==> flow/design.v <==
`timescale 1ns / 1ps
module bcdSubDigit(
    input  [3:0] a,
    input  [3:0] b,
    input  borrowIn,
    output reg [3:0] result,
    output reg     borrowOut
);
    wire [4:0] tempSubBinary = a - b - (borrowIn ? 1'b1 : 1'b0); 
    always @(*) begin
        if (tempSubBinary[4] == 1) begin
            borrowOut = 1;
            result = tempSubBinary + 10; 
        end else begin
            borrowOut = 0;
            result = tempSubBinary[3:0];
        end
    end
endmodule
`timescale 1ns / 1ps
module buttonSyncPulse(
    input  clk,
    input  resetPulse,
    input  button,
    output buttonPulse
);
    parameter DEBOUNCE_CLKS = 240000;
    reg [$clog2(DEBOUNCE_CLKS)-1:0] debounceCounter; 
    reg debouncedButton; 
    always @(posedge clk) begin
        if (~resetPulse) begin 
            debounceCounter <= 0;
            debouncedButton <= 1; 
        end else begin
            if (button != debouncedButton) begin
                if (debounceCounter == (DEBOUNCE_CLKS - 1)) begin
                    debouncedButton <= button; 
                    debounceCounter <= 0; 
                end else begin
                    debounceCounter <= debounceCounter + 1;
                end
            end else begin
                debounceCounter <= 0;
            end
        end
    end
    reg debouncedButtonSync1;
    reg debouncedButtonSync2; 
    always @(posedge clk) begin
        if (~resetPulse) begin 
            debouncedButtonSync1 <= 1;
            debouncedButtonSync2 <= 1;
        end else begin
            debouncedButtonSync1 <= debouncedButton;       
            debouncedButtonSync2 <= debouncedButtonSync1; 
        end
    end
    reg debouncedButtonSync2Delayed; 
    always @(posedge clk) begin
        if (~resetPulse) begin 
            debouncedButtonSync2Delayed <= 1;
        end else begin
            debouncedButtonSync2Delayed <= debouncedButtonSync2; 
        end
    end
    assign buttonPulse = !debouncedButtonSync2 && debouncedButtonSync2Delayed;
endmodule
`timescale 1ns / 1ps
module systemResetHandler(
    input  clk,
    input  reset,
    output resetPulse
);
    parameter DEBOUNCE_CLKS = 240000;
    reg [$clog2(DEBOUNCE_CLKS)-1:0] debounceCounter;
    reg debouncedReset;
    always @(posedge clk) begin 
        if (reset != debouncedReset) begin
            if (debounceCounter == (DEBOUNCE_CLKS - 1)) begin
                debouncedReset <= reset;
                debounceCounter <= 0;
            end else begin
                debounceCounter <= debounceCounter + 1;
            end
        end else begin
            debounceCounter <= 0;
        end
    end
    assign resetPulse = ~debouncedReset; 
endmodule
`timescale 1ns / 1ps
module SevenSegmentALU(
    input clk, 
    input reset,
    input onesBtn, 
    input tensBtn, 
    input hundredsBtn, 
    input sign, 
    input enter, 
    output [6:0] seg,
    output [3:0] anode 
);
    parameter DEBOUNCE_CLKS = 1000;
    wire resetPulse;
    systemResetHandler #(.DEBOUNCE_CLKS(DEBOUNCE_CLKS)) resetHandlerInstance (
        .clk(clk),
        .reset(reset),
        .resetPulse(resetPulse)
    );
    wire onesBtnPulse;
    buttonSyncPulse #(.DEBOUNCE_CLKS(DEBOUNCE_CLKS)) onesBtnGen (
        .clk(clk),
        .resetPulse(resetPulse), 
        .button(onesBtn),
        .buttonPulse(onesBtnPulse)
    );
    wire tensBtnPulse;
    buttonSyncPulse #(.DEBOUNCE_CLKS(DEBOUNCE_CLKS)) tensBtnGen (
        .clk(clk),
        .resetPulse(resetPulse), 
        .button(tensBtn),
        .buttonPulse(tensBtnPulse)
    );
    wire hundredsBtnPulse;
    buttonSyncPulse #(.DEBOUNCE_CLKS(DEBOUNCE_CLKS)) hundredsBtnGen (
        .clk(clk),
        .resetPulse(resetPulse), 
        .button(hundredsBtn),
        .buttonPulse(hundredsBtnPulse)
    );
    wire signPulse;
    buttonSyncPulse #(.DEBOUNCE_CLKS(DEBOUNCE_CLKS)) signBtnGen (
        .clk(clk),
        .resetPulse(resetPulse), 
        .button(sign),
        .buttonPulse(signPulse)
    );
    wire enterPulse;
    buttonSyncPulse #(.DEBOUNCE_CLKS(DEBOUNCE_CLKS)) enterBtnGen (
        .clk(clk),
        .resetPulse(resetPulse), 
        .button(enter),
        .buttonPulse(enterPulse)
    );
    reg [3:0] bcdOnes;
    reg [3:0] bcdTens;
    reg [3:0] bcdHundreds;
    reg [3:0] bcdThousands;
    wire numberOn; 
    wire finished; 
    reg [15:0] firstNumber;
    reg [15:0] secondNumber;
    reg [15:0] sum;
    reg [16:0] carry;
    reg [2:0] state;
    localparam STATE_INPUT_1        = 3'd0;
    localparam STATE_WAIT_1         = 3'd1;
    localparam STATE_INPUT_2        = 3'd2;
    localparam STATE_WAIT_2         = 3'd3;
    localparam STATE_CALC           = 3'd4;
    localparam STATE_UPDATE_DISPLAY = 3'd5;
    localparam STATE_DONE           = 3'd6;
    assign numberOn = (state == STATE_INPUT_2);
    assign finished = (state == STATE_DONE);
    wire [3:0] firstNumberThousandsVal  = firstNumber[15:12];
    wire [3:0] firstNumberHundredsVal = firstNumber[11:8];
    wire [3:0] firstNumberTensVal     = firstNumber[7:4];
    wire [3:0] firstNumberOnesVal     = firstNumber[3:0];
    wire [3:0] secondNumberThousandsVal = secondNumber[15:12];
    wire [3:0] secondNumberHundredsVal  = secondNumber[11:8];
    wire [3:0] secondNumberTensVal      = secondNumber[7:4];
    wire [3:0] secondNumberOnesVal      = secondNumber[3:0];
    reg [3:0] addResultOnes;
    reg [3:0] addResultTens;
    reg [3:0] addResultHundreds;
    reg carryOneAdd;
    reg carryTenAdd;
    reg carryHundredAdd;
    wire [15:0] sameSignCalculatedSum = {firstNumberThousandsVal, addResultHundreds, addResultTens, addResultOnes};
    always @(*) begin 
        if ((firstNumberOnesVal + secondNumberOnesVal) > 9) begin
            addResultOnes = firstNumberOnesVal + secondNumberOnesVal + 6;
            carryOneAdd = 1;
        end else begin
            addResultOnes = firstNumberOnesVal + secondNumberOnesVal;
            carryOneAdd = 0;
        end
        if ((firstNumberTensVal + secondNumberTensVal + carryOneAdd) > 9) begin
            addResultTens = firstNumberTensVal + secondNumberTensVal + carryOneAdd + 6;
            carryTenAdd = 1;
        end else begin
            addResultTens = firstNumberTensVal + secondNumberTensVal + carryOneAdd;
            carryTenAdd = 0;
        end
        if ((firstNumberHundredsVal + secondNumberHundredsVal + carryTenAdd) > 9) begin
            addResultHundreds = firstNumberHundredsVal + secondNumberHundredsVal + carryTenAdd + 6;
            carryHundredAdd = 1;
        end else begin
            addResultHundreds = firstNumberHundredsVal + secondNumberHundredsVal + carryTenAdd;
            carryHundredAdd = 0;
        end
    end
    wire isFirstMagnitudeGreater = (firstNumber[11:0] > secondNumber[11:0]);
    wire areMagnitudesEqual      = (firstNumber[11:0] == secondNumber[11:0]);
    wire [3:0] largerMagnitudeHundreds  = isFirstMagnitudeGreater ? firstNumberHundredsVal : secondNumberHundredsVal;
    wire [3:0] largerMagnitudeTens      = isFirstMagnitudeGreater ? firstNumberTensVal     : secondNumberTensVal;
    wire [3:0] largerMagnitudeOnes      = isFirstMagnitudeGreater ? firstNumberOnesVal     : secondNumberOnesVal;
    wire [3:0] smallerMagnitudeHundreds = isFirstMagnitudeGreater ? secondNumberHundredsVal : firstNumberHundredsVal;
    wire [3:0] smallerMagnitudeTens     = isFirstMagnitudeGreater ? secondNumberTensVal     : firstNumberTensVal;
    wire [3:0] smallerMagnitudeOnes     = isFirstMagnitudeGreater ? secondNumberOnesVal     : firstNumberOnesVal;
    wire [3:0] resultMagnitudeHundreds, resultMagnitudeTens, resultMagnitudeOnes;
    wire borrowOutOnes, borrowOutTens, borrowOutHundreds;
    bcdSubDigit subOnesInstance (
        .a(largerMagnitudeOnes),
        .b(smallerMagnitudeOnes),
        .borrowIn(1'b0),
        .result(resultMagnitudeOnes),
        .borrowOut(borrowOutOnes)
    );
    bcdSubDigit subTensInstance (
        .a(largerMagnitudeTens),
        .b(smallerMagnitudeTens),
        .borrowIn(borrowOutOnes),
        .result(resultMagnitudeTens),
        .borrowOut(borrowOutTens)
    );
    bcdSubDigit subHundredsInstance (
        .a(largerMagnitudeHundreds),
        .b(smallerMagnitudeHundreds),
        .borrowIn(borrowOutTens),
        .result(resultMagnitudeHundreds),
        .borrowOut(borrowOutHundreds)
    );
    wire [3:0] finalSumSign = areMagnitudesEqual ? 15 : (isFirstMagnitudeGreater ? firstNumberThousandsVal : secondNumberThousandsVal);
    wire [15:0] differentSignCalculatedSum = {finalSumSign, resultMagnitudeHundreds, resultMagnitudeTens, resultMagnitudeOnes};
    always @(posedge clk) begin
        if (~resetPulse) begin
            bcdOnes <= 0;
            bcdTens <= 0;
            bcdHundreds <= 0;
            bcdThousands <= 15;
            firstNumber <= 0;
            secondNumber <= 0;
            sum <= 0;
            carry <= 0;
            state <= STATE_INPUT_1;
        end else begin
            case (state)
                STATE_INPUT_1: begin
                    if (enterPulse) begin
                        firstNumber <= {bcdThousands, bcdHundreds, bcdTens, bcdOnes};
                        state <= STATE_WAIT_1;
                    end else begin
                        if (onesBtnPulse) begin
                            if (bcdOnes == 9) begin
                                bcdOnes <= 0;
                            end else begin
                                bcdOnes <= bcdOnes + 1;
                            end
                        end
                        if (tensBtnPulse) begin
                            if (bcdTens == 9) begin
                                bcdTens <= 0;
                            end else begin
                                bcdTens <= bcdTens + 1;
                            end
                        end
                        if (hundredsBtnPulse) begin
                            if (bcdHundreds == 9) begin
                                bcdHundreds <= 0;
                            end else begin
                                bcdHundreds <= bcdHundreds + 1;
                            end
                        end
                        if (signPulse) begin
                            case(bcdThousands)
                                15: bcdThousands <= 14;
                                14: bcdThousands <= 15;
                                default: bcdThousands <= 15;
                            endcase
                        end
                    end
                end
                STATE_WAIT_1: begin
                    if (~enter) begin
                        bcdOnes <= 0;
                        bcdTens <= 0;
                        bcdHundreds <= 0;
                        bcdThousands <= 15;
                        state <= STATE_INPUT_2;
                    end
                end
                STATE_INPUT_2: begin
                    if (enterPulse) begin
                        secondNumber <= {bcdThousands, bcdHundreds, bcdTens, bcdOnes};
                        state <= STATE_WAIT_2;
                    end else begin
                        if (onesBtnPulse) begin
                            if (bcdOnes == 9) begin
                                bcdOnes <= 0;
                            end else begin
                                bcdOnes <= bcdOnes + 1;
                            end
                        end
                        if (tensBtnPulse) begin
                            if (bcdTens == 9) begin
                                bcdTens <= 0;
                            end else begin
                                bcdTens <= bcdTens + 1;
                            end
                        end
                        if (hundredsBtnPulse) begin
                            if (bcdHundreds == 9) begin
                                bcdHundreds <= 0;
                            end else begin
                                bcdHundreds <= bcdHundreds + 1;
                            end
                        end
                        if (signPulse) begin
                            case(bcdThousands)
                                15: bcdThousands <= 14;
                                14: bcdThousands <= 15;
                                default: bcdThousands <= 15;
                            endcase
                        end
                    end
                end
                STATE_WAIT_2: begin
                    if (~enter) begin
                        state <= STATE_CALC;
                    end
                end
                STATE_CALC: begin
                    if (firstNumberThousandsVal == secondNumberThousandsVal) begin
                        sum <= sameSignCalculatedSum;
                        carry[16] <= carryHundredAdd;
                    end else begin 
                        sum <= differentSignCalculatedSum;
                        carry <= 0;
                    end
                    state <= STATE_UPDATE_DISPLAY;
                end
                STATE_UPDATE_DISPLAY: begin
                    bcdOnes <= sum[3:0];
                    bcdTens <= sum[7:4];
                    bcdHundreds <= sum[11:8];
                    bcdThousands <= sum[15:12];
                    state <= STATE_DONE;
                end
                STATE_DONE: begin
                end
            endcase
        end
    end
    parameter MUX_COUNT_MAX = 3000;
    reg [11:0] muxClkCounter;
    reg muxPulse;
    reg [1:0] digitSelector;
    reg [3:0] currentDisplayBcd;
    reg [3:0] anodeOutputReg;
    assign anode = anodeOutputReg;
    always @(posedge clk) begin
        if (~resetPulse) begin
            muxClkCounter <= 0;
            muxPulse <= 0;
            digitSelector <= 0;
            anodeOutputReg <= 4'b1111;
            currentDisplayBcd <= 0;
        end else begin
            if (muxClkCounter == MUX_COUNT_MAX - 1) begin
                muxClkCounter <= 0;
                muxPulse <= 1;
                digitSelector <= digitSelector + 1;
            end else begin
                muxClkCounter <= muxClkCounter + 1;
                muxPulse <= 0;
            end
            if (muxPulse) begin
                case (digitSelector)
                    2'd0: begin
                        anodeOutputReg <= 4'b1110;
                        currentDisplayBcd <= bcdOnes;
                    end
                    2'd1: begin
                        anodeOutputReg <= 4'b1101;
                        currentDisplayBcd <= bcdTens;
                    end
                    2'd2: begin
                        anodeOutputReg <= 4'b1011;
                        currentDisplayBcd <= bcdHundreds;
                    end
                    2'd3: begin
                        anodeOutputReg <= 4'b0111;
                        currentDisplayBcd <= bcdThousands;
                    end
                endcase
            end
        end
    end
    reg [6:0] segOutReg;
    assign seg = segOutReg;
    always @(*) begin
        case(currentDisplayBcd)
            4'b0000: segOutReg = 7'b0111111;
            4'b0001: segOutReg = 7'b0000110;
            4'b0010: segOutReg = 7'b1011011;
            4'b0011: segOutReg = 7'b1001111;
            4'b0100: segOutReg = 7'b1100110;
            4'b0101: segOutReg = 7'b1101101;
            4'b0110: segOutReg = 7'b1111101;
            4'b0111: segOutReg = 7'b0000111;
            4'b1000: segOutReg = 7'b1111111;
            4'b1001: segOutReg = 7'b1101111;
            4'b1110: segOutReg = 7'b1000000;
            4'b1111: segOutReg = 7'b0000000;
            default: segOutReg = 7'b0000000;
        endcase
    end
endmodule
==> flow/run.sh <==
#!/bin/bash
# the make line also repeats each setting of config.mk as NAME=value (left out here)
make -C /OpenROAD-flow-scripts/flow DESIGN_CONFIG=/design/flow/config.mk WORK_HOME=/design/flow/orfs CLKGATE_MAP_FILE= finish
==> flow/config.mk <==
export PLATFORM = sky130hd
export DESIGN_NAME = SevenSegmentALU
export DESIGN_NICKNAME = SevenSegmentALU
export VERILOG_FILES = /design/flow/design.v
export SDC_FILE = /design/flow/constraint.sdc
export NUM_CORES = 4
export LEC_CHECK = 0
export ABC_AREA = 0
export CAP_MARGIN = 20
export CELL_PAD_IN_SITES_GLOBAL_PLACEMENT = 2
export CORE_ASPECT_RATIO = 0.5
export CORE_MARGIN = 2
export CORE_UTILIZATION = 49
export CTS_CLUSTER_DIAMETER = 373
export CTS_CLUSTER_SIZE = 99
export HOLD_SLACK_MARGIN = -0.1
export PLACE_DENSITY = 0.88
export SLEW_MARGIN = 30
export TNS_END_PERCENT = 35
==> flow/constraint.sdc <==
create_clock -name core_clock -period 10.0 [get_ports {clk}]
set_input_delay 2.0000 -clock core_clock [delete_from_list [all_inputs] [get_ports {clk}]]
set_output_delay 2.0000 -clock core_clock [all_outputs]
set_load 0.01 [all_outputs]
==> impl_metrics.ini, run 1 <==
; implementation run metrics
[power]
irDropWorstVdd_mv = 0.1202
swShare_pct = 21.68
comb_power_share_pct = 0.7
clock_power_share_pct = 48.9
total_power_w = 0.001438
p_int_w = 0.001126
power_switching_w = 0.0003118
top_power_group = registers
p_leak_nw = 3.665
pg_clk_w = 0.000704
seq_cell_power_w = 0.000724
pg_comb_w = 0.00000995
p_seq_share_pct = 50.4
p_per_area_mw_per_mm2 = 142.8

[placement]
placed_area_sq_mm = 0.009460
portBuffers = 17
gp_congestion = 0.8434
hpwl_mm = 14.14

[die]
ios = 18
initial_utilization_pct = 49.82
dieHeight_um = 100.5
core_sq_mm = 0.01831
fp-row-count = 35
die_w_um = 196.9
die_area_sq_mm = 0.01979

[timing]
rsz0062_at_grt = no
finClkSkew_ns = 0.01152
post-route-period-util_pct = 61.11
hold_violations = 0
report.final.setup_viol = 0
relSlewSlack_pct = 30.65
fin_setup_tns_ns = 0
period_needed_ns = 6.111
worstMarginPinSlew_ns = 1.040
hold_slack_ns = 0.4206
drv_slew = 0
max_freq_ghz = 0.1637

[logic_synthesis]
syn_area_sq_mm = 0.009120
synth_cells = 1060
flop_cell = dfxtp_1
top_cell_area_share_pct = 39.51
ys_sh_xor_pct = 8.808
ys_chip_area_sq_mm = 0.009120
synthArstFlopShare_pct = 0
top_cells_by_area = dfxtp_1, ha_1, xnor2_1
yosys-stat-cells = 1060
synth_cell_types = 68
avgSynthCellArea_sq_um = 8.604
common_cells = dfxtp_1, nor2_1, nand2_1, a21oi_1, xnor2_1
seq_area_frac_synth_pct = 39.84
mux_share_pct = 2.168
aoi_share_pct = 13.84
synth.cellmix.adderShare_pct = 9.796
synth-edff-count = 1
top_logic_kind = simple AND/OR/NAND/NOR gates
fp_nets = 1133
largest_area_cell = dfxtp_1
synth_warnings = 4
synth_top_cell_by_count = dfxtp_1
yosys.area_share.simple_pct = 21.77
synth_flops = 181

[setup_path]
cp_cell_sequence = inv_1 > ha_1 > nand4_4 > a211o_1 > a31oi_4 > mux2i_1 > ha_1 > a211oi_2 > o31a_4 > fa_1 > inv_1 > fa_1 > nand2b_1 > a21oi_1 > xnor2_2 > fa_1 > inv_1 > fa_1 > nand2b_1 > a21oi_1 > xnor2_2 > or3_1 > mux2i_1 > o21ai_1
reg2reg_depth = 24
cpPeakStageDelay_ns = 0.52
rr_startpoint = secondNumber[10]
critPathLaunchType = flip-flop
r2r_slack_ns = 3.89
cp_slowest_cell = ha_1
cpMostUsedCell = fa_1
crit_family = adder cells
crit_buf_inv = 3
crit_start = secondNumber[10]
crit_cells = 24
endpoint_kind = flip-flop
critPathMaxFanout = 17
critical_path_required_ns = 10.34
critPathKind = reg -> reg
crit_end = sum[11]
reg2reg_to = sum[11]
arrival_ns = 6.45

[clock_network]
path_clk_slew_ns = 0.07
numCtsBuffers = 17
cts.path.max_buffers = 2
cts_hold_buffers = 0
cts_resized = 0
clock_latency_ns = 0.45
cts_root_buf = clkbuf_16
htreeDepth = 4
cts_tree = yes
clock-sinks = 181
post-cts-setup-buffers = 0

[global_routing]
grt_pass1_vias = 6658
grt_overflow = 0
grt_pass1_wl_mm = 33.58
antenna_found_initial = 0
track_usage_pct = 21.82
grt_start_max_net_pins = 62

[final_layout]
syn2layout_area_growth_pct = 10.39
final_nets = 1136
fill_cells = 1711
seq_area_sq_mm = 0.003633
logic_area_sq_mm = 0.005142
final_area_sq_mm = 0.01007

[worst_hold_path]
hold_class = reg -> reg
hp-start = enterBtnGen.debouncedButtonSync1
whs_path_depth = 1
holdPathEnd = enterBtnGen.debouncedButtonSync2

[route]
wl_per_cell_um = 15.40
antenna-diode-count = 0
vias = 7010
firstDrtPassIters = 5
drt_iter0_drc = 246
ant_nets = 0
routed_wl_mm = 20.25
viasPerCell = 5.331
drc = 0

[job]
tool_warnings = 50
drv_cap = 0

[outcome]
status = finished clean
per-layer routing:
layer  track usage (%)  vias up  part of all wire (%)
met1             29.78     3296                    51
met2             34.38       91                    43
met5                 0        -                     0
met4             6.131        0                   1.1
li1                  -     3605                     -
met3             5.721       18                   4.6
through the flow:
step	util, %	std cells	setup slack, ns
after floorplan	-	1060	4.640
after global placement	51.68	1284	3.991
final	55.00	1315	3.889
after CTS	55.00	1315	3.856
after global routing	55.00	1315	3.473
after detailed placement	51.68	1284	3.903
cell type report:
class                      count  share of cell area (%)
tap                          240                   2.983
inverter                      53                   1.976
clock inverter                12                   1.728
timing repair buffer          19                   1.839
clock buffer                  19                   4.300
sequential                   181                   36.09
multi-input combinational    791                   51.08
==> run 2: changes to the inputs <==
Settings changed: CELL_PAD_IN_SITES_GLOBAL_PLACEMENT 2 to 0, CORE_ASPECT_RATIO 0.5 to 1.21, CORE_UTILIZATION 49 to 69, CTS_CLUSTER_DIAMETER 373 to unset, CTS_CLUSTER_SIZE 99 to 50, GPL_TIMING_DRIVEN set to 1, HOLD_SLACK_MARGIN -0.1 to -0.09, PLACE_DENSITY 0.88 to unset, PLACE_DENSITY_LB_ADDON set to 0.0, SLEW_MARGIN 30 to 0, TNS_END_PERCENT 35 to 95.
Clock period 10.0 ns to 4.96 ns, I/O delays scaled along.
==> run 2 against run 1 <==
Now fails the layout checks on setup timing. Die area shrank 28%. Final area up 5.4%. Worst hold slack worse by 0.016 ns. Core utilization grew 27 points. Worst setup slack worse by 4.0 ns. Sequential power is 100% higher. Sequential cell count unchanged.
==> impl_metrics.ini, run 2 <==
; implementation run metrics
[outcome]
status = finished with violations
layout.failed_checks = setup timing

[power]
irDropWorstVdd_mv = 0.2880
pg_clk_w = 0.00137
power_switching_w = 0.0006183
p_seq_share_pct = 51.3
comb_power_share_pct = 0.7
seq_cell_power_w = 0.00146
swShare_pct = 21.73
top_power_group = registers
p_per_area_mw_per_mm2 = 268.1
p_leak_nw = 4.033
clock_power_share_pct = 48.0
pg_comb_w = 0.0000202
p_int_w = 0.002228

[logic_synthesis]
common_cells = dfxtp_1, nor2_1, nand2_1, a21oi_1, xnor2_1
synth_warnings = 4
synthArstFlopShare_pct = 0
synth-edff-count = 1
synth_flops = 181
ys_chip_area_sq_mm = 0.009120
largest_area_cell = dfxtp_1
top_cells_by_area = dfxtp_1, ha_1, xnor2_1
fp_nets = 1133
ys_sh_xor_pct = 8.808
synth_cells = 1060
aoi_share_pct = 13.84
yosys-stat-cells = 1060
top_logic_kind = simple AND/OR/NAND/NOR gates
flop_cell = dfxtp_1
synth_cell_types = 68
synth.cellmix.adderShare_pct = 9.796
yosys.area_share.simple_pct = 21.77
synth_top_cell_by_count = dfxtp_1
syn_area_sq_mm = 0.009120
top_cell_area_share_pct = 39.51
seq_area_frac_synth_pct = 39.84
mux_share_pct = 2.168
avgSynthCellArea_sq_um = 8.604

[setup_path]
crit_start = secondNumber[11]
cpMostUsedCell = fa_2
rr_startpoint = secondNumber[11]
r2r_slack_ns = -0.13
reg2reg_to = sum[11]
critPathLaunchType = flip-flop
critPathMaxFanout = 5
cpPeakStageDelay_ns = 0.37
critical_path_required_ns = 5.28
reg2reg_depth = 25
crit_cells = 25
crit_buf_inv = 4
arrival_ns = 5.41
crit_end = sum[11]
cp_slowest_cell = fa_2
crit_family = adder cells
critPathKind = reg -> reg
endpoint_kind = flip-flop

[timing]
rsz0062_at_grt = yes
hold_violations = 0
fin_ws_ns = -0.1258
drv_slew = 0
post-route-period-util_pct = 102.5
worstMarginPinSlew_ns = 0.8481
period_needed_ns = 5.086
relSlewSlack_pct = 43.32
max_freq_ghz = 0.1966
report.final.setup_viol = 3
hold_slack_ns = 0.4048
finClkSkew_ns = 0.008907

[placement]
pre_cts_ws_ns = -0.2332
hpwl_mm = 13.92
post-place-cells = 1276
gp_congestion = 0.8941
portBuffers = 17

[route]
firstDrtPassIters = 5
viasPerCell = 5.754
drc = 0
antenna-diode-count = 0
drt_iter0_drc = 589
wl_per_cell_um = 15.46
ant_nets = 0
vias = 7549
routed_wl_mm = 20.29

[global_routing]
grt_pass1_wl_mm = 33.67
grt_overflow = 0
grt_start_max_net_pins = 57
track_usage_pct = 29.83
grt_pass1_vias = 7301
antenna_found_initial = 0

[worst_hold_path]
whs_path_depth = 1
hp-start = signBtnGen.debouncedButtonSync1
holdPathEnd = signBtnGen.debouncedButtonSync2
hold_class = reg -> reg

[job]
tool_warnings = 51
drv_cap = 0

[die]
initial_utilization_pct = 70.11
die_w_um = 108.5
die_area_sq_mm = 0.01416
ios = 18
dieHeight_um = 130.5
core_sq_mm = 0.01301
fp-row-count = 46

[clock_network]
htreeDepth = 4
numCtsBuffers = 17
path_clk_slew_ns = 0.07
cts.path.max_buffers = 2
clock-sinks = 181
cts_hold_buffers = 0
clock_latency_ns = 0.43
cts_tree = yes
cts_root_buf = clkbuf_16

[final_layout]
syn2layout_area_growth_pct = 16.39
fill_cells = 883
final_core_util_pct = 81.61
logic_area_sq_mm = 0.005276
final_nets = 1204
stdcell_count = 1312
seq_area_sq_mm = 0.003641
-- run 2: per-layer routing --
layer  routed length, um  track usage (%)  up-vias
met4                 452            11.09        0
met5                   0                0        -
met1                8961            37.10     3593
li1                    -                -     3749
met3                 694            4.663       45
met2               10180            52.24      162
-- run 2: what timing repair did --
item | CTS | global route
resized | 11 | 3
pin swaps | 14 | 4
endpoints found under the setup margin | 3 | 3
cloned | 0 | 0
buffers inserted | 4 | 1
-- run 2: final cells by class --
cell class,count,share of cell area (%)
flip-flops and latches,181,34.30
well taps,168,1.980
multi-input cells,791,49.71
repair buffers,87,6.553
clock inverters,14,1.544
inverters,53,1.874
clock buffers,18,4.043
-- run 2: metrics by stage --
stage | setup TNS [ns] | total power (W) | area [sq um]
floorplan | -0.4454 | 0.001505 | 9181
global placement | -0.02846 | 0.001514 | 9903
detailed placement | -0.6103 | 0.001514 | 9903
CTS | -0.2214 | 0.002859 | 10590
global route | -0.9322 | 0.002924 | 10620
finish | -0.1809 | 0.002846 | 10620
==> run 3: changes to the inputs <==
Settings changed: ABC_AREA 0 to 1, CELL_PAD_IN_SITES_GLOBAL_PLACEMENT 0 to unset, CORE_ASPECT_RATIO 1.21 to unset, CORE_UTILIZATION 69 to 72, CTS_CLUSTER_SIZE 50 to unset, GPL_TIMING_DRIVEN 1 to unset, HOLD_SLACK_MARGIN -0.09 to unset, PLACE_DENSITY set to 0.4, PLACE_DENSITY_LB_ADDON 0.0 to unset, SETUP_SLACK_MARGIN set to -0.28, SLEW_MARGIN 0 to 20, TNS_END_PERCENT 95 to unset.
Clock period 4.96 ns to 3.97 ns, I/O delays scaled along.
==> run 3 against run 2 <==
The layout still fails its checks (setup timing). Sequential share of layout area is 1.2 points lower. Clock skew increased by 0.0042 ns. Clock power rose by 33%. Routed wire length up 17%. Worst hold slack improved by 0.010 ns. Die area fell by 3.1%. Maximum frequency rose by 7.3%. Register-to-register slack lost 0.64 ns. Highest routed layer unchanged. Global-route usage up 4.0 points. Non-clock buffer count is 18 higher.
==> impl_metrics.ini, run 3 <==
; implementation run metrics
[setup_path]
crit_end = sum[11]
rr_startpoint = firstNumber[7]
crit_buf_inv = 7
critPathLaunchType = flip-flop
crit_family = adder cells
crit_cells = 32
cpMostUsedCell = inv_2
reg2reg_depth = 32
critPathMaxFanout = 3
cp_slowest_cell = fa_2
critical_path_required_ns = 4.34
crit_start = firstNumber[7]
reg2reg_to = sum[11]
cpPeakStageDelay_ns = 0.44
r2r_slack_ns = -0.77
critPathKind = reg -> reg
endpoint_kind = flip-flop
arrival_ns = 5.11

[power]
comb_power_share_pct = 0.8
p_int_w = 0.002854
clock_power_share_pct = 49.5
p_seq_share_pct = 49.7
irDropWorstVdd_mv = 0.4779
p_leak_nw = 4.834
p_per_area_mw_per_mm2 = 332.7
swShare_pct = 22.30
pg_comb_w = 0.0000276
power_switching_w = 0.0008190
top_power_group = registers
seq_cell_power_w = 0.00183
pg_clk_w = 0.00182

[route]
vias = 8800
wl_per_cell_um = 15.76
routed_wl_mm = 23.81
viasPerCell = 5.824
ant_nets = 0
drc = 0
firstDrtPassIters = 5
drt_iter0_drc = 879
antenna-diode-count = 0

[placement]
post-place-cells = 1466
portBuffers = 17
pre_cts_ws_ns = -0.6873
gp_congestion = 0.8974
hpwl_mm = 14.74

[logic_synthesis]
yosys.area_share.simple_pct = 22.25
top_cell_area_share_pct = 39.10
flop_cell = dfxtp_1
synth.cellmix.adderShare_pct = 9.693
synth_top_cell_by_count = nand2_1
top_logic_kind = simple AND/OR/NAND/NOR gates
syn_area_sq_mm = 0.009216
synth_cell_types = 51
ys_chip_area_sq_mm = 0.009216
fp_nets = 1303
synthArstFlopShare_pct = 0
top_cells_by_area = dfxtp_1, nand2_1, ha_1
synth_warnings = 4
ys_sh_xor_pct = 2.281
aoi_share_pct = 17.62
mux_share_pct = 0
yosys-stat-cells = 1230
largest_area_cell = dfxtp_1
seq_area_frac_synth_pct = 39.42
synth_flops = 181
synth-edff-count = 1
synth_cells = 1230
avgSynthCellArea_sq_um = 7.493
common_cells = nand2_1, dfxtp_1, inv_1, a21oi_1, o21ai_0

[global_routing]
grt_pass1_wl_mm = 36.45
antenna_found_initial = 0
grt_overflow = 0
track_usage_pct = 33.81
grt_start_max_net_pins = 47
grt_pass1_vias = 8042

[worst_hold_path]
whs_path_depth = 1
hold_class = reg -> reg
holdPathEnd = enterBtnGen.debouncedButtonSync2
hp-start = enterBtnGen.debouncedButtonSync1

[job]
tool_warnings = 53
drv_cap = 0

[die]
fp-row-count = 41
initial_utilization_pct = 73.33
ios = 18
dieHeight_um = 117.1
die_area_sq_mm = 0.01372
die_w_um = 117.1
core_sq_mm = 0.01257

[timing]
finClkSkew_ns = 0.01313
post-route-period-util_pct = 119.4
fin_ws_ns = -0.7704
hold_slack_ns = 0.4148
drv_slew = 0
period_needed_ns = 4.740
report.final.setup_viol = 4
max_freq_ghz = 0.2110
worstMarginPinSlew_ns = 1.142
relSlewSlack_pct = 23.69
hold_violations = 0
rsz0062_at_grt = yes

[final_layout]
final_nets = 1399
syn2layout_area_growth_pct = 19.78
fill_cells = 688
stdcell_count = 1511
logic_area_sq_mm = 0.005027
final_core_util_pct = 87.83
seq_area_sq_mm = 0.003650

[clock_network]
numCtsBuffers = 17
cts_hold_buffers = 0
clock_latency_ns = 0.44
clock-sinks = 181
htreeDepth = 4
cts.path.max_buffers = 2
path_clk_slew_ns = 0.07
cts_root_buf = clkbuf_16
cts_tree = yes

[outcome]
layout.failed_checks = setup timing
status = finished with violations
==> run 3: what timing repair did <==
item,in CTS,in global routing
setup endpoints to repair,3,4
resized,24,22
pin swaps,16,13
buffers inserted,7,6
==> run 3: final cells by class <==
class | instances | share of cell area, %
Timing Repair Buffer | 105 | 7.526
Clock buffer | 17 | 3.854
Tap cell | 172 | 1.949
Clock inverter | 15 | 1.915
Multi-Input combinational cell | 840 | 45.54
Inverter | 181 | 6.154
Sequential cell | 181 | 33.06
==> run 3: layer usage <==
metal | track usage (%) | vias up | share of wire (%)
li1 | - | 4261 | -
met1 | 41.02 | 4093 | 42
met2 | 59.58 | 374 | 49
met3 | 7.003 | 72 | 6.4
met4 | 11.84 | 0 | 3.0
met5 | 0 | - | 0
==> run 3: through the flow <==
stage / setup TNS [ns] / power (W) / instance area (sq um)
floorplan: -1.971 / 0.001882 / 9334
global placement: -1.508 / 0.001893 / 10150
detailed placement: -2.028 / 0.001894 / 10150
CTS: -1.745 / 0.003670 / 10930
global route: -3.273 / 0.003756 / 11040
finish: -2.372 / 0.003673 / 11040
==> run 4: changes to the inputs <==
Settings changed: CTS_CLUSTER_SIZE set to 79, SETUP_SLACK_MARGIN -0.28 to unset.
Clock period 3.97 ns to 4.17 ns, I/O delays scaled along.
==> run 4 against run 3 <==
Still fails the layout checks on setup timing. Synthesized area is the same. Die area did not move. Critical path depth is 3 lower. Final area rose by 3.4%. Sequential share of layout area down 1.0 points. Synthesized cell count unchanged. Clock power shrank about 10%. Via count is 15% higher. Sequential cell count stayed put.
==> impl_metrics.ini, run 4 <==
; implementation run metrics
[power]
swShare_pct = 22.88
power_switching_w = 0.0007779
irDropWorstVdd_mv = 0.3739
pg_comb_w = 0.0000271
p_per_area_mw_per_mm2 = 297.8
p_leak_nw = 4.968
clock_power_share_pct = 48.1
p_int_w = 0.002622
seq_cell_power_w = 0.00174
pg_clk_w = 0.00164
top_power_group = registers
p_seq_share_pct = 51.1
comb_power_share_pct = 0.8

[setup_path]
crit_start = firstNumber[0]
cpMostUsedCell = nand2_1
crit_end = sum[10]
crit_buf_inv = 6
arrival_ns = 6.29
critPathKind = reg -> reg
crit_cells = 29
rr_startpoint = firstNumber[0]
crit_family = adder cells
critPathMaxFanout = 3
endpoint_kind = flip-flop
cp_slowest_cell = fa_2
cpPeakStageDelay_ns = 0.51
reg2reg_depth = 29
reg2reg_to = sum[10]
critical_path_required_ns = 4.54
critPathLaunchType = flip-flop
r2r_slack_ns = -1.75

[route]
viasPerCell = 6.557
drt_iter0_drc = 1923
firstDrtPassIters = 15
wl_per_cell_um = 21.73
vias = 10090
ant_nets = 0
drc = 0
routed_wl_mm = 33.42

[timing]
post-route-period-util_pct = 142.0
rsz0062_at_grt = yes
period_needed_ns = 5.923
worstMarginPinSlew_ns = 1.181
drv_slew = 0
relSlewSlack_pct = 21.14
fin_setup_tns_ns = -6.970
max_freq_ghz = 0.1688
hold_violations = 0
fin_ws_ns = -1.753
report.final.setup_viol = 9
finClkSkew_ns = 0.008826

[clock_network]
htreeDepth = 4
numCtsBuffers = 17
cts.path.max_buffers = 2
cts_root_buf = clkbuf_16
clock_latency_ns = 0.44
path_clk_slew_ns = 0.07
cts_tree = yes
clock-sinks = 181

[logic_synthesis]
yosys-stat-cells = 1230
fp_nets = 1303
synth-edff-count = 1
mux_share_pct = 0
ys_sh_xor_pct = 2.281
top_logic_kind = simple AND/OR/NAND/NOR gates
synth_cells = 1230
synth_warnings = 4
ys_chip_area_sq_mm = 0.009216
synth_flops = 181
seq_area_frac_synth_pct = 39.42
synth_cell_types = 51
top_cell_area_share_pct = 39.10
syn_area_sq_mm = 0.009216
common_cells = nand2_1, dfxtp_1, inv_1, a21oi_1, o21ai_0
yosys.area_share.simple_pct = 22.25
largest_area_cell = dfxtp_1
synth_top_cell_by_count = nand2_1
flop_cell = dfxtp_1
synth.cellmix.adderShare_pct = 9.693
aoi_share_pct = 17.62
top_cells_by_area = dfxtp_1, nand2_1, ha_1
synthArstFlopShare_pct = 0
avgSynthCellArea_sq_um = 7.493

[die]
die_w_um = 117.1
ios = 18
fp-row-count = 41
core_sq_mm = 0.01257
dieHeight_um = 117.1
initial_utilization_pct = 73.33
die_area_sq_mm = 0.01372

[final_layout]
final_core_util_pct = 90.85
fill_cells = 543
final_nets = 1425
syn2layout_area_growth_pct = 23.89

[worst_hold_path]
whs_path_depth = 1
hold_class = reg -> reg
hp-start = enterBtnGen.debouncedButtonSync1
holdPathEnd = enterBtnGen.debouncedButtonSync2

[outcome]
layout.failed_checks = setup timing
status = finished with violations

[global_routing]
track_usage_pct = 45.48
grt_pass1_vias = 9280
grt_pass1_wl_mm = 47.04
use_met3_pct = 28.17
grt_most_used_layer = met2
grt_overflow = 0
use_met1_pct = 46.94
grt_start_max_net_pins = 46
antenna_found_initial = 1
globalRouteMet2Util_pct = 68.77

[placement]
hpwl_mm = 14.87
gp_congestion = 0.8971
portBuffers = 17

[job]
tool_warnings = 53
drv_cap = 0
## run 4: what timing repair did
action,CTS,global route
buffers inserted,46,16
pin swaps,31,33
gates resized,47,55
hold buffers,0,0
setup endpoints to repair,3,10
## run 4: cell type report
type                            instances  area [sq um]  area share (%)
Tap cell                              172         215.2           1.885
Timing Repair Buffer                  131          1050           9.194
Multi-Input combinational cell        840          5211           45.64
Clock buffer                           19         452.9           3.967
Sequential cell                       181          3659           32.04
Clock inverter                         13         138.9           1.216
Inverter                              181         689.4           6.038
Antenna cell                            1         2.502         0.02192
## run 4: layer usage
| layer | vias to the layer above | part of all wire (%) |
|---|---|---|
| met5 | - | 0.13 |
| met4 | 2 | 9.6 |
| met3 | 380 | 13 |
| met2 | 852 | 43 |
| met1 | 4536 | 34 |
| li1 | 4315 | - |
## run 4: stage by stage
step	instance area, sq um	instances	total power, W	hold slack (ns)	worst slack [ns]
after CTS	11230	1540	0.003381	0.4163	-0.4265
after global placement	10140	1462	0.001802	0.3927	-0.3217
final	11420	1538	0.003400	0.4120	-1.753
after detailed placement	10140	1462	0.001804	0.3965	-0.5256
after floorplan	9334	1230	0.001792	0.3895	-0.4585
after global routing	11420	1538	0.003466	0.4318	-1.884
==> run 5: changes to the inputs <==
Settings changed: ABC_AREA 1 to unset, CELL_PAD_IN_SITES_DETAIL_PLACEMENT set to 2, CORE_UTILIZATION 72 to 53, CTS_CLUSTER_SIZE 79 to unset, HOLD_SLACK_MARGIN set to 0.28, MIN_ROUTING_LAYER set to met2, PLACE_DENSITY 0.4 to unset, PLACE_DENSITY_LB_ADDON set to 0.24, SETUP_SLACK_MARGIN set to 0.06.
Clock period 4.17 ns to 3.7 ns, I/O delays scaled along.
==> run 5 against run 4 <==
The run now fails in 3_5_place_dp. Die area grew 33%. Synthesized cell count shrank 14%. Synthesized area shrank 1.0%.
==> impl_metrics.ini, run 5 <==
; flow metrics
[die]
die_area_sq_mm = 0.01827
initial_utilization_pct = 54.61
dieHeight_um = 135.2
fp-row-count = 47
die_w_um = 135.2
core_sq_mm = 0.01670
ios = 18

[logic_synthesis]
synth_cells = 1060
synth_flops = 181
syn_area_sq_mm = 0.009120
synthArstFlopShare_pct = 0
seq_area_frac_synth_pct = 39.84
largest_area_cell = dfxtp_1
synth_warnings = 4
fp_nets = 1133
common_cells = dfxtp_1, nor2_1, nand2_1, a21oi_1, xnor2_1
top_cell_area_share_pct = 39.51
synth.cellmix.adderShare_pct = 9.796
aoi_share_pct = 13.84
ys_chip_area_sq_mm = 0.009120
synth_top_cell_by_count = dfxtp_1
synth-edff-count = 1
ys_sh_xor_pct = 8.808
flop_cell = dfxtp_1
yosys.area_share.simple_pct = 21.77
yosys-stat-cells = 1060
avgSynthCellArea_sq_um = 8.604
top_logic_kind = simple AND/OR/NAND/NOR gates
mux_share_pct = 2.168
top_cells_by_area = dfxtp_1, ha_1, xnor2_1
synth_cell_types = 68

[outcome]
status = did not finish
haltStage = 3_5_place_dp
stop_error = [ERROR DPL-0033] detailed placement checks failed during check placement.

[placement]
portBuffers = 17
gp_congestion = 0.8687
[run 5: through the flow]
| step | cells | setup TNS, ns |
|---|---|---|
| after floorplan | 1060 | -5.910 |
| after global placement | 1350 | -5.208 |
==> run 6: changes to the inputs <==
Settings changed: ABC_AREA set to 0, CELL_PAD_IN_SITES_DETAIL_PLACEMENT 2 to unset, CELL_PAD_IN_SITES_GLOBAL_PLACEMENT set to 3, CORE_ASPECT_RATIO set to 1.21, CORE_UTILIZATION 53 to 57, CTS_CLUSTER_SIZE set to 41, GPL_TIMING_DRIVEN set to 1, HOLD_SLACK_MARGIN 0.28 to unset, MIN_ROUTING_LAYER met2 to unset, PLACE_DENSITY_LB_ADDON 0.24 to unset, SETUP_SLACK_MARGIN 0.06 to unset, SLEW_MARGIN 20 to 0, TNS_END_PERCENT set to 95.
Clock period 3.7 ns to 4.96 ns, I/O delays scaled along.
==> run 6 against run 5 <==
The flow stops in 3_1_place_gp_skip_io. Synthesized area did not move. Synthesized cell count did not move. Die area fell by 6.8%.
==> impl_metrics.ini, run 6 <==
; flow metrics
[outcome]
status = did not finish
stop_error = [ERROR GPL-0301] Utilization 123.359 % exceeds 100%.
haltStage = 3_1_place_gp_skip_io

[logic_synthesis]
mux_share_pct = 2.168
synth-edff-count = 1
largest_area_cell = dfxtp_1
synth_top_cell_by_count = dfxtp_1
avgSynthCellArea_sq_um = 8.604
synth_flops = 181
top_cell_area_share_pct = 39.51
synth_warnings = 4
seq_area_frac_synth_pct = 39.84
synthArstFlopShare_pct = 0
ys_sh_xor_pct = 8.808
yosys-stat-cells = 1060
synth_cell_types = 68
fp_nets = 1133
common_cells = dfxtp_1, nor2_1, nand2_1, a21oi_1, xnor2_1
top_logic_kind = simple AND/OR/NAND/NOR gates
synth.cellmix.adderShare_pct = 9.796
aoi_share_pct = 13.84
syn_area_sq_mm = 0.009120
top_cells_by_area = dfxtp_1, ha_1, xnor2_1
flop_cell = dfxtp_1
synth_cells = 1060
ys_chip_area_sq_mm = 0.009120
yosys.area_share.simple_pct = 21.77

[die]
initial_utilization_pct = 58.55
fp-row-count = 50
core_sq_mm = 0.01558
dieHeight_um = 143.1
die_area_sq_mm = 0.01703
die_w_um = 119.0
==> run 7: changes to the inputs <==
Settings changed: ABC_AREA 0 to unset, CELL_PAD_IN_SITES_GLOBAL_PLACEMENT 3 to unset, CORE_ASPECT_RATIO 1.21 to unset, CORE_UTILIZATION 57 to 72, CTS_CLUSTER_SIZE 41 to unset, GPL_TIMING_DRIVEN 1 to unset, PLACE_DENSITY set to 0.66, SLEW_MARGIN 0 to 20, TNS_END_PERCENT 95 to unset.
Clock period 4.96 ns to 10.0 ns, I/O delays scaled along.
==> run 7 against run 6 <==
The run now finishes clean. Die area is 20% lower. Synthesized cell count stayed put. Synthesized area stayed put.
==> impl_metrics.ini, run 7 <==
; implementation run metrics
[timing]
fin_setup_tns_ns = 0
fin_ws_ns = 3.833
rsz0062_at_grt = no
max_freq_ghz = 0.1622
drv_slew = 0
post-route-period-util_pct = 61.67
period_needed_ns = 6.167
finClkSkew_ns = 0.008547
report.final.setup_viol = 0
hold_slack_ns = 0.4106
worstMarginPinSlew_ns = 0.9084
hold_violations = 0
relSlewSlack_pct = 39.36

[setup_path]
crit_end = sum[11]
critPathKind = reg -> reg
cpMostUsedCell = fa_1
reg2reg_to = sum[11]
cp_cell_sequence = inv_1 > ha_1 > nand4_4 > a211o_1 > a31oi_4 > mux2i_1 > ha_1 > a211oi_2 > o31a_4 > fa_1 > inv_1 > fa_1 > nand2b_1 > a21oi_1 > xnor2_2 > fa_1 > inv_1 > fa_1 > nand2b_1 > a21oi_1 > xnor2_2 > or3_1 > mux2i_1 > o21ai_1
critical_path_required_ns = 10.33
r2r_slack_ns = 3.83
crit_family = adder cells
arrival_ns = 6.50
cpPeakStageDelay_ns = 0.52
critPathMaxFanout = 17
cp_slowest_cell = ha_1
crit_buf_inv = 3
crit_start = secondNumber[10]
reg2reg_depth = 24
critPathLaunchType = flip-flop
endpoint_kind = flip-flop
rr_startpoint = secondNumber[10]
crit_cells = 24

[job]
drv_cap = 0
tool_warnings = 50

[final_layout]
final_area_sq_mm = 0.01004
fill_cells = 869
syn2layout_area_growth_pct = 10.08
final_nets = 1136

[route]
routed_wl_mm = 18.98
antenna-diode-count = 0
ant_nets = 0
drc = 0
drt_iter0_drc = 545
wl_per_cell_um = 15.21
viasPerCell = 5.772
firstDrtPassIters = 5
vias = 7204

[power]
irDropWorstVdd_mv = 0.1375
p_int_w = 0.001193
p_leak_nw = 3.691
pg_comb_w = 0.0000101
swShare_pct = 19.63
power_switching_w = 0.0002914
p_per_area_mw_per_mm2 = 147.9
pg_clk_w = 0.000750
clock_power_share_pct = 50.5
p_seq_share_pct = 48.8
total_power_w = 0.001484
comb_power_share_pct = 0.7
seq_cell_power_w = 0.000725
top_power_group = the clock network

[clock_network]
cts.path.max_buffers = 2
path_clk_slew_ns = 0.07
numCtsBuffers = 17
cts_resized = 0
htreeDepth = 4
clock-sinks = 181
cts_root_buf = clkbuf_16
clock_latency_ns = 0.44
post-cts-setup-buffers = 0
cts_tree = yes
cts_hold_buffers = 0

[placement]
gp_congestion = 0.9546
hpwl_mm = 12.73
pre_cts_ws_ns = 3.879
portBuffers = 17
placed_area_sq_mm = 0.009375

[logic_synthesis]
ys_chip_area_sq_mm = 0.009120
flop_cell = dfxtp_1
synth_top_cell_by_count = dfxtp_1
top_logic_kind = simple AND/OR/NAND/NOR gates
synth_flops = 181
syn_area_sq_mm = 0.009120
top_cells_by_area = dfxtp_1, ha_1, xnor2_1
yosys.area_share.simple_pct = 21.77
synth_cell_types = 68
aoi_share_pct = 13.84
top_cell_area_share_pct = 39.51
synth.cellmix.adderShare_pct = 9.796
synth-edff-count = 1
synthArstFlopShare_pct = 0
seq_area_frac_synth_pct = 39.84
mux_share_pct = 2.168
ys_sh_xor_pct = 8.808
common_cells = dfxtp_1, nor2_1, nand2_1, a21oi_1, xnor2_1
synth_cells = 1060
fp_nets = 1133
yosys-stat-cells = 1060
synth_warnings = 4
largest_area_cell = dfxtp_1
avgSynthCellArea_sq_um = 8.604

[global_routing]
grt_pass1_vias = 6615
grt_overflow = 0
track_usage_pct = 29.06
antenna_found_initial = 0
grt_start_max_net_pins = 64
grt_pass1_wl_mm = 31.03

[die]
core_sq_mm = 0.01252
initial_utilization_pct = 72.86
ios = 18
fp-row-count = 41
die_area_sq_mm = 0.01358
dieHeight_um = 116.5
die_w_um = 116.5

[outcome]
status = finished clean

[worst_hold_path]
whs_path_depth = 1
hold_class = reg -> reg
holdPathEnd = hundredsBtnGen.debouncedButtonSync2
hp-start = hundredsBtnGen.debouncedButtonSync1
==> run 7: layout make-up <==
cell class	count	area [sq um]	share of cell area [%]
multi-input combinational	791	5142	51.22
sequential	181	3633	36.19
clock buffer	21	470.5	4.686
tap	172	215.2	2.144
inverter	53	198.9	1.982
clock inverter	11	193.9	1.932
timing repair buffer	19	185.2	1.844
==> run 7: stage by stage <==
stage          utilization (%)  instances
2_1_floorplan                -       1060
5_1_grt                  80.21       1248
3_5_place_dp             74.90       1216
3_3_place_gp             74.90       1216
6_report                 80.21       1248
4_1_cts                  80.21       1248
==> run 7: layer usage <==
layer  global-route usage (%)  wire length [um]
met1                    37.14              8694
met3                    5.656               969
met2                    48.99              8953
met5                        0                 0
met4                    11.06               363
==> run 8: changes to the inputs <==
Settings changed: ABC_AREA set to 0, CELL_PAD_IN_SITES_GLOBAL_PLACEMENT set to 0, CORE_ASPECT_RATIO set to 1.21, CORE_UTILIZATION 72 to 71, CTS_CLUSTER_DIAMETER set to 28, CTS_CLUSTER_SIZE set to 50, GPL_TIMING_DRIVEN set to 1, HOLD_SLACK_MARGIN set to -0.09, PLACE_DENSITY 0.66 to unset, PLACE_DENSITY_LB_ADDON set to 0.0, SETUP_SLACK_MARGIN set to 0.25, SLEW_MARGIN 20 to 0, TNS_END_PERCENT set to 70.
Clock period 10.0 ns to 4.96 ns, I/O delays scaled along.
==> run 8 against run 7 <==
Now fails the layout checks on setup timing. Sequential cell count is the same. Sequential share of layout area shrank 2.0 points. Non-clock buffer count grew 65. Final area grew 6.3%. Core utilization grew 4.8 points. Cell count grew 4.4%. Worst hold slack lost 0.0047 ns. Critical endpoint is now sum[9].
==> impl_metrics.ini, run 8 <==
; implementation run metrics
[worst_hold_path]
hp-start = signBtnGen.debouncedButtonSync1
whs_path_depth = 1
hold_class = reg -> reg
holdPathEnd = signBtnGen.debouncedButtonSync2

[placement]
post-place-cells = 1262
portBuffers = 17
gp_congestion = 0.9136
hpwl_mm = 13.65

[power]
p_int_w = 0.002172
pg_clk_w = 0.00127
p_leak_nw = 4.004
total_power_w = 0.002750
power_switching_w = 0.0005780
swShare_pct = 21.02
top_power_group = registers
clock_power_share_pct = 46.1
p_seq_share_pct = 53.1
p_per_area_mw_per_mm2 = 257.6
seq_cell_power_w = 0.00146
comb_power_share_pct = 0.8
pg_comb_w = 0.0000208
irDropWorstVdd_mv = 0.3725

[setup_path]
cpMostUsedCell = fa_2
cp_slowest_cell = fa_2
crit_buf_inv = 4
crit_start = secondNumber[0]
critPathLaunchType = flip-flop
crit_end = sum[9]
endpoint_kind = flip-flop
reg2reg_to = sum[9]
cpPeakStageDelay_ns = 0.58
critPathMaxFanout = 4
arrival_ns = 5.40
crit_cells = 23
rr_startpoint = secondNumber[0]
r2r_slack_ns = -0.09
cp_cell_sequence = ha_4 > fa_2 > inv_2 > ha_2 > inv_2 > o21ai_2 > a311o_1 > fa_2 > inv_2 > fa_2 > xnor2_2 > nand2_1 > a221o_1 > fa_2 > buf_6 > a21oi_4 > o21bai_1 > xnor2_1 > a221o_1 > xor2_1 > nand2_1 > o211ai_1 > a21oi_1
critical_path_required_ns = 5.31
crit_family = adder cells
critPathKind = reg -> reg
reg2reg_depth = 23

[clock_network]
cts_tree = yes
cts_root_buf = clkbuf_16
path_clk_slew_ns = 0.07
numCtsBuffers = 17
htreeDepth = 4
clock-sinks = 181
cts_hold_buffers = 0
cts.path.max_buffers = 2
clock_latency_ns = 0.43

[route]
drt_iter0_drc = 546
vias = 7604
wl_per_cell_um = 16.03
routed_wl_mm = 20.89
drc = 0
ant_nets = 0
firstDrtPassIters = 15
viasPerCell = 5.836
antenna-diode-count = 0

[logic_synthesis]
top_cells_by_area = dfxtp_1, ha_1, xnor2_1
ys_chip_area_sq_mm = 0.009120
top_logic_kind = simple AND/OR/NAND/NOR gates
synth_top_cell_by_count = dfxtp_1
yosys.area_share.simple_pct = 21.77
top_cell_area_share_pct = 39.51
aoi_share_pct = 13.84
synth_warnings = 4
seq_area_frac_synth_pct = 39.84
largest_area_cell = dfxtp_1
synth.cellmix.adderShare_pct = 9.796
synth_flops = 181
synth_cell_types = 68
common_cells = dfxtp_1, nor2_1, nand2_1, a21oi_1, xnor2_1
yosys-stat-cells = 1060
avgSynthCellArea_sq_um = 8.604
fp_nets = 1133
synth_cells = 1060
mux_share_pct = 2.168
synth-edff-count = 1
ys_sh_xor_pct = 8.808
flop_cell = dfxtp_1
synthArstFlopShare_pct = 0
syn_area_sq_mm = 0.009120

[global_routing]
globalRouteMet2Util_pct = 52.49
grt_overflow = 0
use_met3_pct = 5.724
grt_most_used_layer = met2
antenna_found_initial = 0
grt_pass1_vias = 7158
grt_start_max_net_pins = 53
track_usage_pct = 30.36
grt_pass1_wl_mm = 33.55
use_met1_pct = 37.79

[die]
dieHeight_um = 128.7
die_area_sq_mm = 0.01377
ios = 18
fp-row-count = 45
initial_utilization_pct = 72.64
core_sq_mm = 0.01256
die_w_um = 107.0

[timing]
fin_ws_ns = -0.08995
worstMarginPinSlew_ns = 1.016
period_needed_ns = 5.050
relSlewSlack_pct = 32.20
drv_slew = 0
report.final.setup_viol = 3
hold_slack_ns = 0.4060
rsz0062_at_grt = yes
hold_violations = 0
post-route-period-util_pct = 101.8
max_freq_ghz = 0.1980
finClkSkew_ns = 0.01037

[final_layout]
syn2layout_area_growth_pct = 17.05
stdcell_count = 1303
final_nets = 1201
final_core_util_pct = 85.02
fill_cells = 716

[outcome]
status = finished with violations
layout.failed_checks = setup timing

[job]
tool_warnings = 51
drv_cap = 0
==> run 8: routing by layer <==
layer | routed length [um] | part of all wire (%)
met5 | 0 | 0
met4 | 528 | 2.5
met3 | 1296 | 6.2
met2 | 10390 | 50
met1 | 8673 | 42
==> run 8: layout make-up <==
cell class                 instances  area, sq um  share of cell area [%]
clock buffer                      20        446.7                   4.184
timing repair buffer              84        676.9                   6.341
tap                              164        205.2                   1.922
clock inverter                    10        98.84                  0.9259
sequential                       181         3646                   34.15
multi-input combinational        791         5403                   50.61
inverter                          53        198.9                   1.864
==> run 8: what timing repair did <==
| item | 4_1_cts | 5_1_grt |
|---|---|---|
| buffers inserted | 7 | 4 |
| pin swaps | 14 | 19 |
| cloned | 0 | 0 |
| gates resized | 12 | 31 |
| setup endpoints to repair | 3 | 3 |
==> run 8: through the flow <==
step	setup TNS [ns]	instance area, sq um	setup slack, ns
5_1_grt	-0.7374	10680	-0.2850
3_3_place_gp	-0.03752	9823	-0.03752
6_report	-0.1391	10680	-0.08995
4_1_cts	0	10500	0.03735
2_1_floorplan	-0.4454	9181	-0.2342
3_5_place_dp	-0.5109	9823	-0.1799
==> run 9: changes to the inputs <==
Settings changed: CORE_UTILIZATION 71 to 67, CTS_CLUSTER_DIAMETER 28 to unset, CTS_CLUSTER_SIZE 50 to 41, HOLD_SLACK_MARGIN -0.09 to unset, PLACE_DENSITY_LB_ADDON 0.0 to unset, SETUP_SLACK_MARGIN 0.25 to unset, TNS_END_PERCENT 70 to 95.
Clock period 4.96 ns to 4.7 ns, I/O delays scaled along.
==> run 9 against run 8 <==
Clock power up about 10%. Still fails the layout checks on setup timing. Sequential power grew 5%. Critical path type unchanged. Count of clock-buffer cells in the layout unchanged. Worst setup slack worse by 0.27 ns. Critical endpoint is now sum[11]. Global-route usage fell by 0.86 points.
==> impl_metrics.ini, run 9 <==
; implementation run metrics
[outcome]
status = finished with violations
layout.failed_checks = setup timing

[logic_synthesis]
synth.cellmix.adderShare_pct = 9.796
top_cell_area_share_pct = 39.51
synth_flops = 181
synth_warnings = 4
avgSynthCellArea_sq_um = 8.604
syn_area_sq_mm = 0.009120
yosys.area_share.simple_pct = 21.77
flop_cell = dfxtp_1
synth_cell_types = 68
synth_cells = 1060
largest_area_cell = dfxtp_1
ys_sh_xor_pct = 8.808
yosys-stat-cells = 1060
top_cells_by_area = dfxtp_1, ha_1, xnor2_1
synth_top_cell_by_count = dfxtp_1
top_logic_kind = simple AND/OR/NAND/NOR gates
synthArstFlopShare_pct = 0
seq_area_frac_synth_pct = 39.84
ys_chip_area_sq_mm = 0.009120
synth-edff-count = 1
aoi_share_pct = 13.84
fp_nets = 1133
mux_share_pct = 2.168
common_cells = dfxtp_1, nor2_1, nand2_1, a21oi_1, xnor2_1

[route]
viasPerCell = 5.701
drc = 0
vias = 7525
firstDrtPassIters = 6
drt_iter0_drc = 476
routed_wl_mm = 20.53
antenna-diode-count = 0
ant_nets = 0
wl_per_cell_um = 15.55

[placement]
portBuffers = 17
hpwl_mm = 14.03
pre_cts_ws_ns = -0.4231
post-place-cells = 1284
gp_congestion = 0.9547

[setup_path]
critical_path_required_ns = 5.03
crit_cells = 23
arrival_ns = 5.39
cpPeakStageDelay_ns = 0.45
critPathMaxFanout = 2
cp_slowest_cell = fa_2
r2r_slack_ns = -0.36
reg2reg_to = sum[11]
crit_family = adder cells
rr_startpoint = secondNumber[1]
reg2reg_depth = 23
endpoint_kind = flip-flop
critPathKind = reg -> reg
cp_cell_sequence = inv_2 > ha_4 > nor2b_4 > o211ai_1 > a211o_1 > a31oi_4 > mux2i_2 > ha_2 > a211oi_2 > o31a_4 > fa_2 > inv_2 > fa_2 > nand2b_4 > a21oi_2 > xnor2_2 > fa_2 > inv_2 > fa_2 > ha_2 > or3_1 > mux2i_1 > o21ai_1
crit_buf_inv = 3
crit_end = sum[11]
cpMostUsedCell = fa_2
crit_start = secondNumber[1]
critPathLaunchType = flip-flop

[timing]
post-route-period-util_pct = 107.7
fin_setup_tns_ns = -0.9815
max_freq_ghz = 0.1975
report.final.setup_viol = 3
relSlewSlack_pct = 32.96
worstMarginPinSlew_ns = 1.004
hold_violations = 0
finClkSkew_ns = 0.008031
fin_ws_ns = -0.3633
rsz0062_at_grt = yes
drv_slew = 0
period_needed_ns = 5.063

[worst_hold_path]
whs_path_depth = 1
hold_class = reg -> reg
hp-start = onesBtnGen.debouncedButtonSync1
holdPathEnd = onesBtnGen.debouncedButtonSync2

[global_routing]
track_usage_pct = 29.50
grt_pass1_vias = 7247
grt_overflow = 0
antenna_found_initial = 0
grt_start_max_net_pins = 108
grt_pass1_wl_mm = 34.22

[job]
drv_cap = 0
tool_warnings = 55

[clock_network]
cts.path.max_buffers = 2
clock-sinks = 181
cts_root_buf = clkbuf_16
numCtsBuffers = 17
path_clk_slew_ns = 0.07
htreeDepth = 4
clock_latency_ns = 0.43
cts_tree = yes
cts_hold_buffers = 0

[die]
initial_utilization_pct = 69.19
ios = 18
die_area_sq_mm = 0.01457
die_w_um = 110.1
fp-row-count = 46
core_sq_mm = 0.01318
dieHeight_um = 132.3

[power]
pg_comb_w = 0.0000210
seq_cell_power_w = 0.00154
p_int_w = 0.002371
power_switching_w = 0.0006325
pg_clk_w = 0.00144
p_seq_share_pct = 51.3
top_power_group = registers
swShare_pct = 21.06
irDropWorstVdd_mv = 0.3100
clock_power_share_pct = 48.0
p_leak_nw = 4.090
comb_power_share_pct = 0.7
p_per_area_mw_per_mm2 = 280.0

[final_layout]
syn2layout_area_growth_pct = 17.62
stdcell_count = 1320
final_nets = 1212
final_core_util_pct = 81.38
-- run 9: per-stage QoR --
stage | power [W] | hold slack (ns) | cell area (sq um)
floorplan | 0.001588 | 0.3895 | 9181
global placement | 0.001597 | 0.3959 | 9976
detailed placement | 0.001598 | 0.3973 | 9976
CTS | 0.003017 | 0.4187 | 10670
global route | 0.003079 | 0.4332 | 10730
finish | 0.003003 | 0.4154 | 10730
-- run 9: final cells by class --
class                      count  area (sq um)
multi-input combinational    791          5308
sequential                   181          3641
fill                         913          2454
timing repair buffer          95         768.2
clock buffer                  20         456.7
tap                          168         210.2
inverter                      53         198.9
clock inverter                12         143.9
-- run 9: repair_timing --
item / 4_1_cts / 5_1_grt
endpoints found under the hold margin: 0 / 0
buffers inserted: 2 / 2
gates resized: 13 / 7
endpoints found under the setup margin: 3 / 3
gates cloned: 0 / 0
pin swaps: 13 / 13
-- run 9: routing by layer --
layer  up-vias  global-route usage [%]  part of all wire (%)  wire (um)
met4         0                   12.52                   2.6        535
met3        40                   4.894                   4.3        888
met1      3554                   37.42                    44       8952
met5         -                       0                     0          0
li1       3758                       -                     -          -
met2       173                   48.91                    49      10150
==> run 10: changes to the inputs <==
Settings changed: ABC_AREA 0 to 1, CELL_PAD_IN_SITES_GLOBAL_PLACEMENT 0 to unset, CORE_ASPECT_RATIO 1.21 to unset, CORE_UTILIZATION 67 to 72, CTS_CLUSTER_DIAMETER set to 223, CTS_CLUSTER_SIZE 41 to 13, GPL_TIMING_DRIVEN 1 to unset, PLACE_DENSITY_LB_ADDON set to 0.16, SLEW_MARGIN 0 to 20, TNS_END_PERCENT 95 to unset.
Clock period 4.7 ns to 3.46 ns, I/O delays scaled along.
==> run 10 against run 9 <==
Still fails the layout checks on setup timing. Sequential power is 36% higher. Synthesized cell count grew 16%. Sequential cell count stayed put. Worst setup slack worse by 1.5 ns. Via count up 29%. Power grew 38%. Die area shrank 5.8%. Non-clock buffer count up 24. Global-route usage up 9.1 points. Count of clock-buffer cells in the layout down 2. Cell count increased by 16%. Critical path type unchanged. Largest cell class unchanged.
==> impl_metrics.ini, run 10 <==
; implementation run metrics
[final_layout]
final_area_sq_mm = 0.01126
syn2layout_area_growth_pct = 22.21
final_core_util_pct = 89.62
final_nets = 1413
seq_area_sq_mm = 0.003661
fill_cells = 574
logic_area_sq_mm = 0.005160

[setup_path]
cpMostUsedCell = inv_2
reg2reg_depth = 35
crit_start = secondNumber[11]
crit_buf_inv = 9
crit_end = sum[9]
crit_cells = 35
rr_startpoint = secondNumber[11]
reg2reg_to = sum[9]
critPathKind = reg -> reg
critPathMaxFanout = 3
critical_path_required_ns = 3.84
r2r_slack_ns = -1.87
endpoint_kind = flip-flop
cpPeakStageDelay_ns = 0.38
cp_slowest_cell = fa_2
critPathLaunchType = flip-flop
crit_family = simple AND/OR/NAND/NOR gates
arrival_ns = 5.71

[job]
drv_cap = 0
tool_warnings = 51

[timing]
relSlewSlack_pct = 30.09
post-route-period-util_pct = 154.0
worstMarginPinSlew_ns = 1.046
max_freq_ghz = 0.1876
rsz0062_at_grt = yes
fin_ws_ns = -1.869
fin_setup_tns_ns = -9.249
hold_violations = 0
period_needed_ns = 5.329
drv_slew = 0
report.final.setup_viol = 9
finClkSkew_ns = 0.01002

[die]
die_area_sq_mm = 0.01372
dieHeight_um = 117.1
fp-row-count = 41
initial_utilization_pct = 73.33
die_w_um = 117.1
ios = 18
core_sq_mm = 0.01257

[route]
vias = 9717
wl_per_cell_um = 19.77
antenna-diode-count = 0
wl_met1_mm = 10.52
wl_met3_mm = 3.726
wl_met2_mm = 13.54
drc = 0
ant_nets = 0
viasPerCell = 6.372
drt_iter0_drc = 1405
routed_wl_mm = 30.14
top_layer = met5
firstDrtPassIters = 9

[logic_synthesis]
aoi_share_pct = 17.62
flop_cell = dfxtp_1
synthArstFlopShare_pct = 0
seq_area_frac_synth_pct = 39.42
synth_cells = 1230
yosys.area_share.simple_pct = 22.25
top_logic_kind = simple AND/OR/NAND/NOR gates
yosys-stat-cells = 1230
common_cells = nand2_1, dfxtp_1, inv_1, a21oi_1, o21ai_0
fp_nets = 1303
mux_share_pct = 0
avgSynthCellArea_sq_um = 7.493
syn_area_sq_mm = 0.009216
synth_cell_types = 51
top_cell_area_share_pct = 39.10
synth.cellmix.adderShare_pct = 9.693
top_cells_by_area = dfxtp_1, nand2_1, ha_1
synth_warnings = 4
largest_area_cell = dfxtp_1
synth-edff-count = 1
synth_flops = 181
ys_sh_xor_pct = 2.281
synth_top_cell_by_count = nand2_1
ys_chip_area_sq_mm = 0.009216

[power]
power_switching_w = 0.0009618
comb_power_share_pct = 0.8
p_int_w = 0.003172
p_leak_nw = 4.913
p_per_area_mw_per_mm2 = 367.0
top_power_group = registers
p_seq_share_pct = 50.6
pg_clk_w = 0.00201
pg_comb_w = 0.0000321
seq_cell_power_w = 0.00209
irDropWorstVdd_mv = 0.4741
clock_power_share_pct = 48.6
swShare_pct = 23.27

[clock_network]
clock-sinks = 181
cts_root_buf = clkbuf_16
htreeDepth = 4
cts.path.max_buffers = 2
numCtsBuffers = 17
path_clk_slew_ns = 0.08
cts_tree = yes
clock_latency_ns = 0.45

[global_routing]
grt_start_max_net_pins = 57
grt_pass1_wl_mm = 41.37
grt_overflow = 0
track_usage_pct = 38.60
grt_pass1_vias = 9060
antenna_found_initial = 1

[worst_hold_path]
holdPathEnd = onesBtnGen.debouncedButtonSync2
whs_path_depth = 1
hp-start = onesBtnGen.debouncedButtonSync1
hold_class = reg -> reg

[placement]
placed_area_sq_mm = 0.01017
gp_congestion = 0.8874
portBuffers = 17
pre_cts_ws_ns = -1.269
hpwl_mm = 14.64

[outcome]
status = finished with violations
layout.failed_checks = setup timing
## run 10: per-stage QoR
step                cells  hold WS, ns  power (W)
floorplan            1230       0.3895   0.002159
global placement     1468       0.3944   0.002172
detailed placement   1468       0.4013   0.002174
CTS                  1514       0.4229   0.004121
global route         1525       0.4334   0.004212
finish               1525       0.4221   0.004134
## run 10: area by class of cell
type / instances / share of cell area, %
multi-input combinational: 840 / 45.81
tap: 172 / 1.911
clock inverter: 14 / 1.400
sequential: 181 / 32.50
clock buffer: 18 / 3.999
timing repair buffer: 119 / 8.343
inverter: 181 / 6.032
## run 10: per-layer routing
metal,global-route usage [%],vias up
met1,43.00,4398
met5,0,-
met4,23.92,4
li1,-,4281
met3,11.89,270
met2,64.52,764
## run 10: timing repair
item	CTS	global route
pin swaps	34	40
endpoints found under the setup margin	7	7
hold buffers	0	0
resized	46	44
buffers inserted	15	11
Power figures rest on the tool's default switching activity, not on a simulated workload.
